## uart_edge_detection
module uart_edge_detection (
    input logic clk,           
    input logic rst_n,         
    input logic uart_rx,       
    output logic uart_tx,      
    output logic led_rx,       
    output logic led_tx,       
    output logic data_ready    
);
    parameter CLOCK_FREQ = 50000000;    
    parameter BAUD_RATE  = 115200;
    parameter BAUD_DIV   = CLOCK_FREQ / BAUD_RATE;
    parameter THRESHOLD  = 4;           
    logic [7:0] rx_data;
    logic rx_done;
    logic [7:0] processed_data;
    logic tx_start;
    logic tx_busy;
    logic [7:0] image_data [0:63];     
    logic [7:0] conv_result [0:35];    
    logic [5:0] rx_counter;            
    logic [5:0] tx_counter;            
    typedef enum logic [1:0] {IDLE, RECEIVE, PROCESS, SEND} state_t;
    state_t state, next_state;
    uart_rx #(
        .BAUD_DIV(BAUD_DIV)
    ) uart_receiver (
        .clk(clk),
        .rst_n(rst_n),
        .rx(uart_rx),
        .data_out(rx_data),
        .data_valid(rx_done)
    );
    uart_tx #(
        .BAUD_DIV(BAUD_DIV)
    ) uart_transmitter (
        .clk(clk),
        .rst_n(rst_n),
        .tx_start(tx_start),
        .data_in(processed_data),
        .tx_busy(tx_busy),
        .tx(uart_tx)
    );
    always_ff @(posedge clk or negedge rst_n) begin
        if (!rst_n)
            state <= IDLE;
        else
            state <= next_state;
    end
    always_comb begin
  ...
Settings: LEC_CHECK=0, ABC_AREA=1, CAP_MARGIN=20, CORE_ASPECT_RATIO=0.69, CORE_MARGIN=2, CORE_UTILIZATION=72, CTS_CLUSTER_DIAMETER=188, CTS_CLUSTER_SIZE=99, HOLD_SLACK_MARGIN=-0.04, SLEW_MARGIN=20, TNS_END_PERCENT=20; clock period 14.8 ns.
run.sh (not shown) runs the stock make flow with config.mk's settings and CLKGATE_MAP_FILE=.
==> next run, changes <==
CORE_ASPECT_RATIO = unset   (was 0.69)
CTS_CLUSTER_DIAMETER = unset   (was 188)
CTS_CLUSTER_SIZE = 72   (was 99)
HOLD_SLACK_MARGIN = unset   (was -0.04)
PLACE_DENSITY_LB_ADDON = 0.06   (was unset)
SETUP_SLACK_MARGIN = 0.32   (was unset)
TNS_END_PERCENT = unset   (was 20)
clock period = 3.19 ns   (was 14.8 ns; I/O delays follow)
What happened:
- The changed run completed with no timing, DRC or antenna violations
- final cell count climbs by about 7%
- utilization came out higher by 6.2 points
- worst setup slack degrades by 10 ns
- routed wire length went up by 12%
- design area climbs by about 7.5%
- power came out higher to 4.7 times its value
==> next run, changes <==
CAP_MARGIN = 40   (was 20)
CTS_CLUSTER_DIAMETER = 26   (was unset)
PLACE_DENSITY = 0.4   (was unset)
PLACE_DENSITY_LB_ADDON = unset   (was 0.06)
With this change the flow produced a layout that fails on setup timing.
Synthesized cell count is unchanged.
Count of clock-buffer cells in the layout goes up by 3.
Power hardly moves.
Final area went up by 1.1%.
Flip-flop count stays the same.
Sequential share of layout area went down by 0.35 points.
Wire length is higher by 0.97%.
Critical path depth stays the same.
Final cell count grows by 0.48%.
==> next run, changes <==
ABC_AREA = unset   (was 1)
CAP_MARGIN = 20   (was 40)
CTS_CLUSTER_DIAMETER = unset   (was 26)
CTS_CLUSTER_SIZE = unset   (was 72)
PLACE_DENSITY = unset   (was 0.4)
SETUP_SLACK_MARGIN = 0.41   (was 0.32)
Now the flow went through all stages and came out clean.
Power came out higher by 8.2%.
Die area came out lower by 0.69%.
Utilization came out higher by 0.15 points.
==> next run, changes <==
CTS_CLUSTER_SIZE = 21   (was unset)
PLACE_DENSITY = 0.38   (was unset)
After rerunning: The changed run completed with no timing, DRC or antenna violations; global-route usage is unchanged; non-clock buffer count stays the same; die size stays the same; worst setup slack does not change.

---

## pepper
Starting RTL as in the previous note.
clock: 3.19 ns
lec_check: 0
cap_margin: 35
cell_pad_in_sites_detail_placement: 0
cell_pad_in_sites_global_placement: 0
core_margin: 2
core_utilization: 72
cts_cluster_diameter: 240
place_density_lb_addon: 0.0
setup_slack_margin: 0.45
slew_margin: 40
The inputs of fjord differ from those of pepper as listed below.
- CAP_MARGIN changed from 35 to 20
- CELL_PAD_IN_SITES_DETAIL_PLACEMENT removed (was 0)
- PLACE_DENSITY_LB_ADDON removed (was 0.0)
- PLACE_DENSITY newly set to 0.38
- ABC_AREA newly set to 1
- SLEW_MARGIN changed from 40 to 20
- CTS_CLUSTER_SIZE newly set to 71
- CELL_PAD_IN_SITES_GLOBAL_PLACEMENT removed (was 0)
- SETUP_SLACK_MARGIN changed from 0.45 to 0.41
- CTS_CLUSTER_DIAMETER removed (was 240)
Relative to pepper, share of power burned in the clock network increased by 2.7 points in fjord. Taking fjord over pepper, the final cell count ratio works out to 1.07. On area enclosed by the die boundary: fjord sits above pepper. Higher met1 global-route usage among pepper and fjord: fjord.
> inputs changed (fjord -> cedar)
- CORE_ASPECT_RATIO newly set to 1.42
- ABC_AREA removed (was 1)
- PLACE_DENSITY changed from 0.38 to 0.36
- SETUP_SLACK_MARGIN changed from 0.41 to 0.76
- CTS_CLUSTER_SIZE changed from 71 to 10
==> results <==
cedar closes out successfully: all stages finished, all timing, DRC and antenna checks passed. Going from fjord to cedar, proportion of power drawn by combinational gates has increased, layout overhead on the synthesized area roughly the same. Re wire length of the first global-routing pass: cedar is 2.8% down on fjord. cedar vs fjord: proportion of cell area occupied by registers up in cedar.
No activity file was given, so power comes from the tool's default toggle rates.
